## build 34
==> flow/design.v <==
`timescale 1ns / 1ps
module mux_2x1_rtl(in_0, in_1, select, out);
	input	select;
	input in_0; 
	input in_1;
	output out;
	assign out = (in_0 && ~select) || (in_1 && select);
endmodule
`timescale 1ns / 1ps
module mux_4x1_behavioral(in_0, in_1, in_2, in_3, select, out);
	input in_0;
	input in_1;
	input in_2;
	input in_3;
	input [1:0] select;
	output out;
	reg out;
	always@(select, in_0, in_1, in_2, in_3)
	begin
		case(select)
			2'b00: out = in_0;
			2'b01: out = in_1;
			2'b10: out = in_2;
			2'b11: out = in_3;
		endcase
	end
endmodule
`timescale 1ns / 1ps
module bfa_gl(in_0, in_1, carry_in, result, carry_out);
	input in_0, in_1, carry_in;
	output result, carry_out;
	wire w_xor, w_and_0, w_and_1;
	xor X0(w_xor, in_0, in_1);
	xor X1(result, w_xor, carry_in);
	and A0(w_and_0, w_xor, carry_in);
	and A1(w_and_1, in_0, in_1);
	or O1(carry_out, w_and_0, w_and_1);
endmodule
`timescale 1ns / 1ps
module alu_bitslice(in_a, in_b, in_carry, in_control, out_carry, out_result);
	input in_a, in_b, in_carry;
	input [2:0] in_control;
	wire w_xor_b_c0, w_invert_a, w_and_a_b, w_or_a_b, w_sum, w_2x1;
	output out_result;
	output out_carry;
	xor (w_xor_b_c0, in_b, in_control[0]);
	or  (w_or_a_b, in_a, w_xor_b_c0);
	and (w_and_a_b, in_a, w_xor_b_c0);
	not (w_invert_a, in_a);
	bfa_gl bfa (in_a, w_xor_b_c0, in_carry, w_sum, out_carry);
	mux_2x1_rtl mux_2x1 (w_invert_a, w_xor_b_c0, in_control[0], w_2x1);
	mux_4x1_behavioral mux_4x1 (w_sum, w_or_a_b, w_and_a_b, w_2x1, in_control[2:1], out_result);
endmodule
`timescale 1ns / 1ps
module n_bit_alu(a_in, b_in, control_in, sum_out, carry_out, overflow_out, zero_out);
	parameter n = 8;
	input [7:0] a_in;
	input [7:0] b_in;
	input [2:0] control_in;
	output [7:0] sum_out; 
	output carry_out, overflow_out, zero_out;
	wire [8:0] carry;
	wire is_zero_out;
	and is_zero(is_zero_out, ~sum_out[0], ~sum_out[1], ~sum_out[2], ~sum_out[3], ~sum_out[4], ~sum_out[5], ~sum_out[6], ~sum_out[7]);
	genvar i;
	assign carry_out = carry[n];
	assign overflow_out = carry[n - 1] ^ carry[n];
	assign zero_out = is_zero_out;
	assign carry[0] = control_in[0];
	alu_bitslice adder(a_in[0], b_in[0], carry[0], control_in, carry[1], sum_out[0]); 
	generate 
		for (i = 1; i < n; i = i + 1)
			begin: aluBitGen
				alu_bitslice adder(a_in[i], b_in[i], carry[i], control_in, carry[i+1], sum_out[i]);
			end
	endgenerate
endmodule
`timescale 1ns / 1ps
module acc_cpu(
	input clk,
	input rst,
	output [7:0] imem_addr,
	input [15:0] imem_rdata,
	output reg dmem_req,
	output reg dmem_we,
	output reg [7:0] dmem_addr,
	output [7:0] dmem_wdata,
	input dmem_ack,
	input [7:0] dmem_rdata,
	input [7:0] in_data,
	input in_valid,
	output in_ready,
	output [7:0] out_data,
	output out_valid,
	input out_ready,
	output halted,
	output [7:0] acc,
	output flag_c,
	output flag_z,
	output flag_v
);
parameter S_F0 = 4'd0;    
parameter S_F1 = 4'd1;    
parameter S_DEC = 4'd2;   
parameter S_IND = 4'd3;   
parameter S_MEM = 4'd4;   
parameter S_EX = 4'd5;    
parameter S_ST = 4'd6;    
parameter S_MUL = 4'd7;   
parameter S_DIV = 4'd8;   
parameter S_DIVW = 4'd9;  
parameter S_IN = 4'd10;   
parameter S_OUT = 4'd11;  
parameter S_NX = 4'd12;   
parameter S_HLT = 4'd13;  
reg [3:0] state;
reg [7:0] pc, npc;
reg [15:0] ir;
reg [7:0] ACC;
reg C, Z, V;
reg [7:0] mdata;
reg [7:0] JSRaddrReg;
reg [7:0] InteruptAdrReg;
reg [3:0] HVPIReg;
reg [7:0] MULreg, MULreg2;
reg [7:0] DIVreg;
reg ev_ov, ev_bi, ev_ba;
wire [4:0] op = ir[15:11];
wire [2:0] mode = ir[10:8];
wire [7:0] imm = ir[7:0];
wire is_alu = (op[4:3] == 2'b00);
wire is_ld = (op == 5'b01000);
wire is_st = (op == 5'b01001);
wire is_shl = (op == 5'b01010);
wire is_shr = (op == 5'b01011);
wire is_in = (op == 5'b01100);
wire is_out = (op == 5'b01101);
wire is_hlt = (op == 5'b01110);
wire is_hv = (op == 5'b01111);
wire is_mul = (op == 5'b11000);
wire is_div = (op == 5'b11001);
wire is_br = (op == 5'b11010);
wire is_bz = (op == 5'b11011);
wire is_jsr = (op == 5'b11100);
wire is_rts = (op == 5'b11101);
wire is_rti = (op == 5'b11110);
wire is_bad = (op[4:3] == 2'b10) || (op == 5'b11111);
wire bad_mode = (is_alu || is_ld) && (mode > 3'd2);
reg [7:0] alu_b;
reg [2:0] alu_ctl;
wire [7:0] alu_out;
wire alu_c, alu_v, alu_z;
n_bit_alu ALU(ACC, alu_b, alu_ctl, alu_out, alu_c, alu_v, alu_z);
always @(*) begin
	alu_b = (mode == 3'd0) ? imm : mdata;
	alu_ctl = op[2:0];
	if (state == S_MUL) begin
		alu_b = MULreg2;
		alu_ctl = 3'b000;
	end else if (state == S_DIV) begin
		alu_b = imm;
		alu_ctl = 3'b001;
	end
end
wire ovf_en = (HVPIReg == 4'b0000) || HVPIReg[0];
wire bi_en = (HVPIReg == 4'b0000) || HVPIReg[1];
wire ba_en = (HVPIReg == 4'b0000) || HVPIReg[2];
assign imem_addr = pc;
assign dmem_wdata = ACC;
assign in_ready = (state == S_IN);
assign out_valid = (state == S_OUT);
assign out_data = ACC;
assign halted = (state == S_HLT);
assign acc = ACC;
assign flag_c = C;
assign flag_z = Z;
assign flag_v = V;
always @(posedge clk) begin
	if (rst) begin
		state <= S_F0;
		pc <= 8'd0;
		npc <= 8'd0;
		ir <= 16'd0;
		ACC <= 8'd0;
		C <= 1'b0;
		Z <= 1'b0;
		V <= 1'b0;
		mdata <= 8'd0;
		JSRaddrReg <= 8'd0;
		InteruptAdrReg <= 8'd0;
		HVPIReg <= 4'd0;
		MULreg <= 8'd0;
		MULreg2 <= 8'd0;
		DIVreg <= 8'd0;
		ev_ov <= 1'b0;
		ev_bi <= 1'b0;
		ev_ba <= 1'b0;
		dmem_req <= 1'b0;
		dmem_we <= 1'b0;
		dmem_addr <= 8'd0;
	end else begin
		case (state)
		S_F0: begin
			ev_ov <= 1'b0;
			ev_bi <= 1'b0;
			ev_ba <= 1'b0;
			state <= S_F1;
		end
		S_F1: begin
			ir <= imem_rdata;
			state <= S_DEC;
		end
		S_DEC: begin
			npc <= pc + 8'd1;
			if (bad_mode) begin
				ev_ba <= 1'b1;
				state <= S_NX;
			end else if (is_bad) begin
				ev_bi <= 1'b1;
				state <= S_NX;
			end else if ((is_alu || is_ld) && mode == 3'd1) begin
				dmem_req <= 1'b1;
				dmem_we <= 1'b0;
				dmem_addr <= imm;
				state <= S_MEM;
			end else if ((is_alu || is_ld) && mode == 3'd2) begin
				dmem_req <= 1'b1;
				dmem_we <= 1'b0;
				dmem_addr <= imm;
				state <= S_IND;
			end else if (is_alu || is_ld) begin
				state <= S_EX;
			end else if (is_st) begin
				dmem_req <= 1'b1;
				dmem_we <= 1'b1;
				dmem_addr <= imm;
				state <= S_ST;
			end else if (is_mul) begin
				MULreg <= imm;
				MULreg2 <= ACC;
				state <= S_MUL;
			end else if (is_div) begin
				if (imm == 8'd0) begin
					ACC <= 8'hff;
					state <= S_NX;
				end else begin
					DIVreg <= 8'd0;
					state <= S_DIV;
				end
			end else if (is_in) begin
				state <= S_IN;
			end else if (is_out) begin
				state <= S_OUT;
			end else if (is_hlt) begin
				state <= S_HLT;
			end else begin
				if (is_shl) ACC <= {ACC[6:0], 1'b0};
				if (is_shr) ACC <= {1'b0, ACC[7:1]};
				if (is_hv) HVPIReg <= imm[3:0];
				if (is_br || (is_bz && Z)) npc <= imm;
				if (is_jsr) begin
					JSRaddrReg <= pc + 8'd1;
					npc <= imm;
				end
				if (is_rts) npc <= JSRaddrReg;
				if (is_rti) npc <= InteruptAdrReg;
				state <= S_NX;
			end
		end
		S_IND: begin
			if (dmem_ack) begin
				dmem_req <= 1'b0;
				dmem_addr <= dmem_rdata;
				state <= S_MEM;
			end else if (!dmem_req) begin
				dmem_req <= 1'b1;
			end
		end
		S_MEM: begin
			if (dmem_ack) begin
				dmem_req <= 1'b0;
				mdata <= dmem_rdata;
				state <= S_EX;
			end else begin
				dmem_req <= 1'b1;
			end
		end
		S_EX: begin
			if (is_ld) begin
				ACC <= (mode == 3'd0) ? imm : mdata;
			end else begin
				ACC <= alu_out;
				C <= alu_c;
				Z <= alu_z;
				V <= alu_v;
				ev_ov <= alu_v;
			end
			state <= S_NX;
		end
		S_ST: begin
			if (dmem_ack) begin
				dmem_req <= 1'b0;
				dmem_we <= 1'b0;
				state <= S_NX;
			end
		end
		S_MUL: begin
			ACC <= alu_out;
			MULreg <= MULreg - 8'd1;
			if (MULreg == 8'd2) state <= S_NX;
		end
		S_DIV: begin
			if (alu_c) begin
				ACC <= alu_out;
				DIVreg <= DIVreg + 8'd1;
			end else begin
				state <= S_DIVW;
			end
		end
		S_DIVW: begin
			ACC <= DIVreg;
			state <= S_NX;
		end
		S_IN: begin
			if (in_valid) begin
				ACC <= in_data;
				state <= S_NX;
			end
		end
		S_OUT: begin
			if (out_ready) state <= S_NX;
		end
		S_NX: begin
			if (ev_ov && ovf_en) begin
				InteruptAdrReg <= npc;
				pc <= 8'd100;
			end else if (ev_bi && bi_en) begin
				InteruptAdrReg <= npc;
				pc <= 8'd110;
			end else if (ev_ba && ba_en) begin
				InteruptAdrReg <= npc;
				pc <= 8'd120;
			end else begin
				pc <= npc;
			end
			state <= S_F0;
		end
		S_HLT: begin
		end
		default: state <= S_F0;
		endcase
	end
end
endmodule
Settings: LEC_CHECK=0, CAP_MARGIN=15, CELL_PAD_IN_SITES_GLOBAL_PLACEMENT=3, CORE_ASPECT_RATIO=0.57, CORE_MARGIN=3, CORE_UTILIZATION=72, CTS_CLUSTER_DIAMETER=376, GPL_ROUTABILITY_DRIVEN=1, GPL_TIMING_DRIVEN=0, MAX_ROUTING_LAYER=met4, MIN_ROUTING_LAYER=met1, PLACE_DENSITY=0.58, SETUP_SLACK_MARGIN=1.17, SLEW_MARGIN=10, TNS_END_PERCENT=25; clock period 6.83 ns.
run.sh (not shown) runs the stock make flow with config.mk's settings and CLKGATE_MAP_FILE=.
Tool error GPL-0301 stopped build 34 during global placement without I/O (3_1_place_gp_skip_io); no final results.
--- input diff build 34..build 69 ---
Settings: clearing TNS_END_PERCENT, which used to be 25; clearing GPL_TIMING_DRIVEN, which used to be 0; swapping 72 for 40 in CORE_UTILIZATION; clearing GPL_ROUTABILITY_DRIVEN, which used to be 1; clearing CELL_PAD_IN_SITES_GLOBAL_PLACEMENT, which used to be 3; clearing SETUP_SLACK_MARGIN, which used to be 1.17; clearing PLACE_DENSITY, which used to be 0.58; swapping 15 for 40 in CAP_MARGIN; clearing CORE_ASPECT_RATIO, which used to be 0.57; clearing CTS_CLUSTER_DIAMETER, which used to be 376; clearing MIN_ROUTING_LAYER, which used to be met1; swapping 3 for 7 in CORE_MARGIN; clearing MAX_ROUTING_LAYER, which used to be met4; swapping 10 for 20 in SLEW_MARGIN; swapping 6.83 for 7.0 in the clock period (ns, I/O delays scaled along).
Results
Build 69 completed; timing, DRC and antenna clean. Floorplan core area in build 69 is 83% higher than in build 34. Of build 69 and build 34, the lower number of rows created at floorplan belongs to build 34. Summary: with build 34 as the reference, area enclosed by the die boundary in build 69 moved up by more than half. Compound-cell area share of the yosys netlist: build 34 vs build 69 identical. Taking build 69 as 1.0, build 34 lands at 0.935 on die outline width.
#### Input delta (build 30 over build 69)
Settings: setting SETUP_SLACK_MARGIN to -0.7 for the first time; changing SLEW_MARGIN from 20 to 35; changing CAP_MARGIN from 40 to 20; setting CTS_CLUSTER_DIAMETER to 204 for the first time; changing CORE_UTILIZATION from 40 to 65; setting CTS_CLUSTER_SIZE to 99 for the first time; changing CORE_MARGIN from 7 to 9; setting TNS_END_PERCENT to 10 for the first time; setting CORE_ASPECT_RATIO to 0.5 for the first time; setting PLACE_DENSITY to 0.6 for the first time.
==> comparison <==
Build 30 went all the way through synthesis, placement and routing and the layout is clean on timing, DRC and antenna.
From build 30 to build 69, number of max-cap violations did not move at all.
Build 69 → build 30: proportion of power drawn by the clock network shows a reduction of 1.3 points; number of well taps shows a reduction of 37%; post-route worst setup slack shows a reduction of 0.070 ns.
Looking at routing usage on met3, build 30 sits 4.3 points above build 69.
Input-level comparison between build 81 and build 30:
Settings: a change of CORE_ASPECT_RATIO from 0.5 to 1.9; a change of CORE_MARGIN from 9 to 2.
Notes after the runs:
Comparing build 30 with build 81, the final design utilization came out essentially unchanged. Build 81 has global-route usage above what build 30 had. Diff build 30 -> build 81: power grew by about 0.7%; layout buffer count excluding clock buffers grew by 1.1%; area overhead of the layout relative to synthesis held steady; routed wire length grew by about 8%. Taking build 30 as the reference, in build 81 routing usage on met3 now sits higher; count of fill cells added during filler insertion now sits lower. Final weighted congestion of routability-driven global placement grows by a little under 10% when moving from build 30 to build 81. On combinational power share, the higher figure sits with build 81, not build 30. On worst hold path depth, build 30 tracks build 81 almost exactly.
Edits applied to the flow inputs when going from build 81 to build 86:
Settings: SETUP_SLACK_MARGIN no longer set, was -0.7; CORE_UTILIZATION now 40, was 65; CTS_CLUSTER_SIZE no longer set, was 99; TNS_END_PERCENT no longer set, was 10; CORE_ASPECT_RATIO no longer set, was 1.9; CTS_CLUSTER_DIAMETER no longer set, was 204; SLEW_MARGIN now 20, was 35.
Results
Summary: area of the core, build 86 worse than build 81
Relative to build 81, share of the core filled with cells in the final layout decreased by 30 points in build 86.
Proportion of power drawn by flip-flops and latches: build 86 vs build 81 — no meaningful difference
Power is estimated from default activity; no workload was simulated.
